Setup of v18:
==> flow/design.v (excerpt) <==
module reflex_core (
    input wire clk,                   
    input wire rst_n,                 
    input wire signed [15:0] z_pos,   
    input wire signed [15:0] z_vel,   
    input wire signed [15:0] kp_gain,
    input wire signed [15:0] kd_gain,
    input wire signed [15:0] vel_threshold,  
    output reg signed [15:0] u_out,   
    output reg guardian_active        
);
Settings: LEC_CHECK=0, CAP_MARGIN=20, CORE_MARGIN=2, CORE_UTILIZATION=40, CTS_CLUSTER_SIZE=21, GPL_ROUTABILITY_DRIVEN=0, SLEW_MARGIN=20, TNS_END_PERCENT=20; clock period 8.0 ns.
run.sh (not shown) runs the stock make flow with config.mk's settings and CLKGATE_MAP_FILE=.
Every stage of the flow completed for v18, and the final layout passed the timing, design-rule and antenna checks.
Changes in v10 relative to v18:
Settings: setting CORE_ASPECT_RATIO to 1.87 for the first time; setting PLACE_DENSITY_LB_ADDON to 0.29 for the first time; changing TNS_END_PERCENT from 20 to 35; changing SLEW_MARGIN from 20 to 0; changing CORE_UTILIZATION from 40 to 65; changing CTS_CLUSTER_SIZE from 21 to 100; setting CTS_CLUSTER_DIAMETER to 214 for the first time; changing CORE_MARGIN from 2 to 8; setting HOLD_SLACK_MARGIN to -0.08 for the first time; setting SETUP_SLACK_MARGIN to -0.78 for the first time; removing GPL_ROUTABILITY_DRIVEN (formerly 0).
[summary]
- v10 finished every stage; the final checks, however, were not passed, the failures being setup timing.
- v10: achievable clock frequency about 7% below v18
- v10 ended with less worst slack at placement than v18.
- The final reports for v10 and v18 show total number of cells along the worst setup path higher in the former.
- Relative to v18, cell area after layout has decreased by 420 um2 in v10.
Modified inputs, v41 compared to v10
Settings: swapping 8 for 2 in CORE_MARGIN; clearing CTS_CLUSTER_SIZE, which used to be 100; swapping 0 for 20 in SLEW_MARGIN; clearing TNS_END_PERCENT, which used to be 35; clearing CORE_ASPECT_RATIO, which used to be 1.87; clearing HOLD_SLACK_MARGIN, which used to be -0.08; clearing PLACE_DENSITY_LB_ADDON, which used to be 0.29; swapping -0.78 for -0.38 in SETUP_SLACK_MARGIN; clearing CTS_CLUSTER_DIAMETER, which used to be 214; swapping 8.0 for 3.72 in the clock period (ns, I/O delays scaled along).
Results
The flow for v41 finished, though final verification flagged setup timing. Non-clock inverter instance count of the final layout: v41 vs v10 identical. Looking at design area, v41 sits above v10. Route | v41 vs v10 | wire longer in v41. Reported for v10 and v41, compound-cell area share of the yosys netlist turned out identical to the last digit. met4 as the top metal layer carrying routed signals was reported by v10, and met5 by v41. Cmp v41 vs v10: placed standard-cell area higher in v41. v41 reports its launch point of the worst path as kd_gain[5] while v10 reports z_vel[15]. v41 against v10: area added between synthesis and finish grew by 16 points.


reflex_core again, from the RTL that the note above started with.
// reflex_core
module reflex_core (
    input wire clk,                   
    input wire rst_n,                 
    input wire signed [15:0] z_pos,   
    input wire signed [15:0] z_vel,   
    input wire signed [15:0] kp_gain,
    input wire signed [15:0] kd_gain,
    input wire signed [15:0] vel_threshold,  
    output reg signed [15:0] u_out,   
    output reg guardian_active        
);
    reg signed [31:0] p_term;
    reg signed [31:0] d_term;
    reg signed [31:0] raw_sum;
    localparam signed [15:0] MAX_OUT = 16'd2000;   
    localparam signed [15:0] MIN_OUT = -16'd2000;  
    always @(posedge clk or negedge rst_n) begin
        if (!rst_n) begin
            u_out <= 16'd0;
            guardian_active <= 1'b0;
            p_term <= 32'd0;
            d_term <= 32'd0;
        end else begin
            if (($signed(z_vel) > $signed(vel_threshold)) || 
                ($signed(z_vel) < -$signed(vel_threshold))) begin
                guardian_active <= 1'b1;
                d_term <= z_vel * (kd_gain <<< 1); 
            end else begin
                guardian_active <= 1'b0;
                d_term <= z_vel * kd_gain;
            end
            p_term <= z_pos * kp_gain;  
            raw_sum = -(p_term + d_term); 
            if (raw_sum > MAX_OUT) 
                u_out <= MAX_OUT;
            else if (raw_sum < MIN_OUT) 
                u_out <= MIN_OUT;
            else
                u_out <= raw_sum[15:0];  
        end
    end
endmodule
Settings: LEC_CHECK=0, ABC_AREA=1, CAP_MARGIN=20, CORE_MARGIN=2, CORE_UTILIZATION=72, CTS_CLUSTER_DIAMETER=247, CTS_CLUSTER_SIZE=99, PLACE_DENSITY=0.39, SLEW_MARGIN=20; clock period 6.4 ns.
The first run stopped in global routing.
Rerun with:
Settings changed: ABC_AREA 1 to default, CORE_UTILIZATION 72 to 68, CTS_CLUSTER_DIAMETER 247 to default, PLACE_DENSITY 0.39 to 0.41, TNS_END_PERCENT from default to 5.
Clock period 6.4 ns to 4.32 ns, I/O delays scaled along.
After rerunning: The changed run finished with setup timing left. Die size hardly moves. Synthesized cell count falls by 21%. Area after synthesis falls by 5.7%.
Rerun with:
Settings changed: CORE_UTILIZATION 68 to 66, CTS_CLUSTER_SIZE 99 to default, PLACE_DENSITY 0.41 to default, TNS_END_PERCENT 5 to default.
Clock period 4.32 ns to 6.32 ns, I/O delays scaled along.
Outcome: The changed run completed and failed the layout checks on setup timing. Cell area goes up slightly. Die size goes up by a few percent. First-iteration DRC count goes down by about a fifth.
Rerun with:
Settings changed: SETUP_SLACK_MARGIN from default to 1.58.
Clock period 6.32 ns to 6.47 ns, I/O delays scaled along.
After rerunning: The new run completed, yet does not pass: setup timing; first-iteration DRC count drops by 13%; setup slack improves by 94 ps; final area came out higher by 1.0%; register-to-register slack improves by 520 ps.
